## my_fifo
module my_fifo #(
                   parameter DATA_W           = 128      ,         
                   parameter DEPTH            = 16     ,         
                   parameter UPP_TH           = 4      ,         
                   parameter LOW_TH           = 2                
                )
                (
                   input                   clk         ,         
                   input                   rstn        ,         
                   input                   i_wren      ,         
                   input  [DATA_W - 1 : 0] i_wrdata    ,         
                   output                  o_alm_full  ,         
                   output                  o_full      ,         
                   input                   i_rden      ,         
                   output [DATA_W - 1 : 0] o_rddata    ,         
                   output                  o_alm_empty ,         
                   output                  o_empty               
                );
clock: 3.45 ns
lec_check: 0
abc_area: 1
cap_margin: 20
cell_pad_in_sites_detail_placement: 0
core_aspect_ratio: 0.75
core_margin: 2
core_utilization: 69
cts_cluster_size: 78
gpl_routability_driven: 1
hold_slack_margin: 0.26
min_routing_layer: met2
place_density_lb_addon: 0.28
setup_slack_margin: 0.28
slew_margin: 20
run.sh (not shown) runs the stock make flow with config.mk's settings and CLKGATE_MAP_FILE=.
The first run did not get past 5_1_grt.
Then changed:
ABC_AREA = default   (was 1)
CELL_PAD_IN_SITES_DETAIL_PLACEMENT = default   (was 0)
CORE_ASPECT_RATIO = default   (was 0.75)
CORE_UTILIZATION = 71   (was 69)
CTS_CLUSTER_DIAMETER = 375   (was default)
CTS_CLUSTER_SIZE = 25   (was 78)
GPL_ROUTABILITY_DRIVEN = default   (was 1)
HOLD_SLACK_MARGIN = default   (was 0.26)
MIN_ROUTING_LAYER = default   (was met2)
PLACE_DENSITY_LB_ADDON = default   (was 0.28)
SETUP_SLACK_MARGIN = default   (was 0.28)
TNS_END_PERCENT = 5   (was default)
clock period = 2.47 ns   (was 3.45 ns; I/O delays follow)
Effect: The new run produced a layout that fails on negative setup slack; die size is lower by about 5.4%; synthesized area is lower by about 2.7%; synthesized cell count is lower by 42%.
Then changed:
ABC_AREA = 1   (was default)
CORE_UTILIZATION = 72   (was 71)
CTS_CLUSTER_DIAMETER = 365   (was 375)
CTS_CLUSTER_SIZE = 14   (was 25)
PLACE_DENSITY = 0.65   (was default)
SETUP_SLACK_MARGIN = -0.16   (was default)
TNS_END_PERCENT = default   (was 5)
After rerunning: The changed run completed, yet does not pass: negative setup slack. Cell count increases by well over a third. Cell area increases by a few percent. Worst setup slack is better by 0.033 ns. Core utilization increases by 4.3 points. Clock skew increases by 0.018 ns. Clock-buffer cell count increases by 74.
Then changed:
ABC_AREA = default   (was 1)
CORE_UTILIZATION = 45   (was 72)
CTS_CLUSTER_DIAMETER = default   (was 365)
CTS_CLUSTER_SIZE = default   (was 14)
PLACE_DENSITY = 0.6   (was 0.65)
SETUP_SLACK_MARGIN = default   (was -0.16)
clock period = 4.44 ns   (was 2.47 ns; I/O delays follow)
Effect: The new run completed with no timing, DRC or antenna violations. Cell count falls by 28%. Routed wire length falls by about 18%. Total power falls by 51%. Combinational power falls by about 70%. Cell area falls by 8.1%. Sequential power falls by about 44%. Utilization falls by 36 points. Register-to-register slack improved by 0.67 ns.
Then changed:
ABC_AREA = 1   (was default)
CAP_MARGIN = 0   (was 20)
CORE_UTILIZATION = 72   (was 45)
CTS_CLUSTER_DIAMETER = 93   (was default)
CTS_CLUSTER_SIZE = 10   (was default)
PLACE_DENSITY = 0.42   (was 0.6)
SETUP_SLACK_MARGIN = 0.16   (was default)
clock period = 2.47 ns   (was 4.44 ns; I/O delays follow)
Now the flow finished but fails on negative setup slack.
Setup slack got worse by 0.81 ns.
Clock power grows by 73%.
Power grows by about 110%.
Hold slack got worse by 0.26 ns.
Die area shrinks by about 35%.
Design area grows by 7.2%.
Utilization grows by 35 points.
Non-clock buffer count grows by 504.
Via count grows by 57%.
Then changed:
ABC_AREA = default   (was 1)
CAP_MARGIN = 20   (was 0)
CORE_UTILIZATION = 45   (was 72)
CTS_CLUSTER_DIAMETER = default   (was 93)
CTS_CLUSTER_SIZE = default   (was 10)
PLACE_DENSITY = 0.6   (was 0.42)
SETUP_SLACK_MARGIN = default   (was 0.16)
clock period = 4.5 ns   (was 2.47 ns; I/O delays follow)
After rerunning:
- With this change the flow finished clean
- synthesized area fell by about 2.7%
- final cell count decreases by about 28%
- sequential power fell by 45%
- non-clock buffer count went down by 511
- setup slack gets better by 0.81 ns
- critical path depth came out lower by 6
- global-route usage goes down by 17 points
- die size goes up by 55%
- routed wire length goes down by 15%
- sequential share of layout area goes up by 4.0 points

* * *

my_fifo again, from the RTL that the note above started with.
clock: 2.63 ns
lec_check: 0
cap_margin: 20
cell_pad_in_sites_detail_placement: 0
core_aspect_ratio: 1.04
core_margin: 2
core_utilization: 72
cts_cluster_size: 21
gpl_routability_driven: 1
place_density_lb_addon: 0.02
setup_slack_margin: 0.77
slew_margin: 25
tns_end_percent: 70
The starting point produced a layout that fails on setup timing.
Next try:
==> flow/config.mk (replaced) <==
export PLATFORM = sky130hd
export DESIGN_NAME = my_fifo
export DESIGN_NICKNAME = my_fifo
export VERILOG_FILES = /design/flow/design.v
export SDC_FILE = /design/flow/constraint.sdc
export NUM_CORES = 4
export LEC_CHECK = 0
export CAP_MARGIN = 20
export CORE_MARGIN = 2
export CORE_UTILIZATION = 71
export PLACE_DENSITY = 0.6
export SLEW_MARGIN = 20
==> flow/constraint.sdc (replaced) <==
create_clock -name core_clock -period 2.1 [get_ports {clk}]
set_input_delay 0.4200 -clock core_clock [delete_from_list [all_inputs] [get_ports {clk}]]
set_output_delay 0.4200 -clock core_clock [all_outputs]
set_load 0.01 [all_outputs]
=>
- The changed run produced a layout that fails on setup timing
- final cell count rose by 2.4%
- first-iteration DRC count fell by 19%
- worst setup slack is worse by 0.34 ns
- core utilization fell by 1.1 points
- wire length fell by 9.7%
- clock power rose by about 20%
Next try:
--- a/flow/config.mk
+++ b/flow/config.mk
@@ -8,5 +8,8 @@
 export CAP_MARGIN = 20
 export CORE_MARGIN = 2
-export CORE_UTILIZATION = 71
-export PLACE_DENSITY = 0.6
+export CORE_UTILIZATION = 72
+export CTS_CLUSTER_DIAMETER = 375
+export CTS_CLUSTER_SIZE = 25
+export SETUP_SLACK_MARGIN = -0.17
 export SLEW_MARGIN = 20
+export TNS_END_PERCENT = 5
==> flow/constraint.sdc (replaced) <==
create_clock -name core_clock -period 2.47 [get_ports {clk}]
set_input_delay 0.4940 -clock core_clock [delete_from_list [all_inputs] [get_ports {clk}]]
set_output_delay 0.4940 -clock core_clock [all_outputs]
set_load 0.01 [all_outputs]
Outcome:
- The new run finished with setup timing left
- combinational power drops by 23%
- utilization drops by 3.5 points
- via count drops by 3.8%
- total power drops by 27%
Next try:
==> flow/config.mk (replaced) <==
export PLATFORM = sky130hd
export DESIGN_NAME = my_fifo
export DESIGN_NICKNAME = my_fifo
export VERILOG_FILES = /design/flow/design.v
export SDC_FILE = /design/flow/constraint.sdc
export NUM_CORES = 4
export LEC_CHECK = 0
export CAP_MARGIN = 20
export CORE_MARGIN = 2
export CORE_UTILIZATION = 65
export CTS_CLUSTER_SIZE = 33
export PLACE_DENSITY = 0.6
export SLEW_MARGIN = 20
After rerunning: The new run ran to the end with violations: setup timing. Worst hold slack is better by 0.0093 ns. Final cell count is higher by 7.3%. Global-route usage is lower by 4.0 points.
Next try:
--- a/flow/config.mk
+++ b/flow/config.mk
@@ -8,6 +8,9 @@
 export CAP_MARGIN = 20
 export CORE_MARGIN = 2
-export CORE_UTILIZATION = 65
-export CTS_CLUSTER_SIZE = 33
+export CORE_UTILIZATION = 70
+export CTS_CLUSTER_SIZE = 86
+export HOLD_SLACK_MARGIN = -0.09
+export MAX_ROUTING_LAYER = met4
 export PLACE_DENSITY = 0.6
+export SETUP_SLACK_MARGIN = 0.41
 export SLEW_MARGIN = 20
==> flow/constraint.sdc (replaced) <==
create_clock -name core_clock -period 4.25 [get_ports {clk}]
set_input_delay 0.8500 -clock core_clock [delete_from_list [all_inputs] [get_ports {clk}]]
set_output_delay 0.8500 -clock core_clock [all_outputs]
set_load 0.01 [all_outputs]
Effect: The changed run ran to the end with no violations; worst hold slack is better by 0.28 ns; global-route usage grows by 3.2 points; first-iteration DRC count grows by 13%; utilization grows by 1.2 points; sequential share of layout area grows by 3.7 points; power shrinks by 44%; combinational power shrinks by 51%; count of clock-buffer cells in the layout grows by 3; routed wire length shrinks by 3.7%; via count shrinks by 3.1%.

* * *

my_fifo again, from the RTL that the note above started with.
// my_fifo
module my_fifo #(
                   parameter DATA_W           = 128      ,         
                   parameter DEPTH            = 16     ,         
                   parameter UPP_TH           = 4      ,         
                   parameter LOW_TH           = 2                
                )
                (
                   input                   clk         ,         
                   input                   rstn        ,         
                   input                   i_wren      ,         
                   input  [DATA_W - 1 : 0] i_wrdata    ,         
                   output                  o_alm_full  ,         
                   output                  o_full      ,         
                   input                   i_rden      ,         
                   output [DATA_W - 1 : 0] o_rddata    ,         
                   output                  o_alm_empty ,         
                   output                  o_empty               
                );
logic [DATA_W - 1        : 0] data_rg [DEPTH] ;         
logic [$clog2(DEPTH) - 1 : 0] wrptr_rg        ;         
logic [$clog2(DEPTH) - 1 : 0] rdptr_rg        ;         
logic [$clog2(DEPTH)     : 0] dcount_rg       ;         
logic                         wren_s          ;         
logic                         rden_s          ;         
logic                         full_s          ;         
logic                         empty_s         ;         
always @ (posedge clk) begin
   if (!rstn) begin      
      for (int i = 0; i < DEPTH; i++) begin
         data_rg[i] <= '0 ;
      end
      wrptr_rg  <= 0              ;
      rdptr_rg  <= 0              ;      
      dcount_rg <= 0              ;
   end
   else begin   
      if (wren_s) begin                          
         data_rg [wrptr_rg] <= i_wrdata ;         
         if (wrptr_rg == DEPTH - 1) begin
            wrptr_rg <= 0               ;         
         end
         else begin
            wrptr_rg <= wrptr_rg + 1    ;         
         end
      end
      if (rden_s) begin         
         if (rdptr_rg == DEPTH - 1) begin
            rdptr_rg <= 0               ;         
         end
         else begin
            rdptr_rg <= rdptr_rg + 1    ;         
         end
      end
      if (wren_s && !rden_s) begin                
         dcount_rg <= dcount_rg + 1 ;
      end                    
  ...
Settings: LEC_CHECK=0, CAP_MARGIN=30, CELL_PAD_IN_SITES_DETAIL_PLACEMENT=1, CORE_ASPECT_RATIO=1.28, CORE_MARGIN=5, CORE_UTILIZATION=45, HOLD_SLACK_MARGIN=-0.09, MAX_ROUTING_LAYER=met4, PLACE_DENSITY_LB_ADDON=0.07, SLEW_MARGIN=20; clock period 3.72 ns.
The starting point completed and failed the layout checks on setup timing.
Rerun with:
- CAP_MARGIN: 30 -> 20
- CELL_PAD_IN_SITES_DETAIL_PLACEMENT: 1 -> not set
- CORE_ASPECT_RATIO: 1.28 -> not set
- CORE_MARGIN: 5 -> 2
- CORE_UTILIZATION: 45 -> 60
- HOLD_SLACK_MARGIN: -0.09 -> not set
- MAX_ROUTING_LAYER: met4 -> not set
- PLACE_DENSITY: not set -> 0.6
- PLACE_DENSITY_LB_ADDON: 0.07 -> not set
- clock period: 3.72 -> 2.98 ns (I/O delays scaled with it)
Result: The changed run finished but failed the layout checks on setup timing. Wire length drops by 9.3%. Combinational power rises by 30%. Utilization climbs by 19 points. Worst setup slack is worse by 480 ps. Sequential share of layout area fell by 0.65 points. First-iteration DRC count drops by 1.1%. Clock-buffer cell count went up by 30. Register-to-register slack gets worse by 330 ps. Clock power increases by 19%. Final area came out higher by 1.2%. Critical path depth is higher by 2.
Rerun with:
- CORE_UTILIZATION: 60 -> 47
- clock period: 2.98 -> 4.44 ns (I/O delays scaled with it)
Outcome: Now the flow passed the timing, design-rule and antenna checks; clock skew barely changes; die size climbs by a quarter to a third; count of clock-buffer cells in the layout drops by 10; clock power drops by a quarter to a third; sequential share of layout area climbs by 3.4 points; worst setup slack gains 630 ps; area after synthesis does not change; design area drops by a few percent; routed wire length climbs slightly; core utilization drops by 19 points.
Rerun with:
- ABC_AREA: not set -> 1
- CORE_UTILIZATION: 47 -> 72
- CTS_CLUSTER_DIAMETER: not set -> 93
- CTS_CLUSTER_SIZE: not set -> 10
- PLACE_DENSITY: 0.6 -> 0.42
- clock period: 4.44 -> 2.47 ns (I/O delays scaled with it)
Now the flow finished but failed the layout checks on setup timing. Clock-buffer cell count came out lower by 31. Final area increases by 8.3%. Core utilization rises by 33 points. Routed wire length went up by 22%.
Power is estimated from default activity; no workload was simulated.
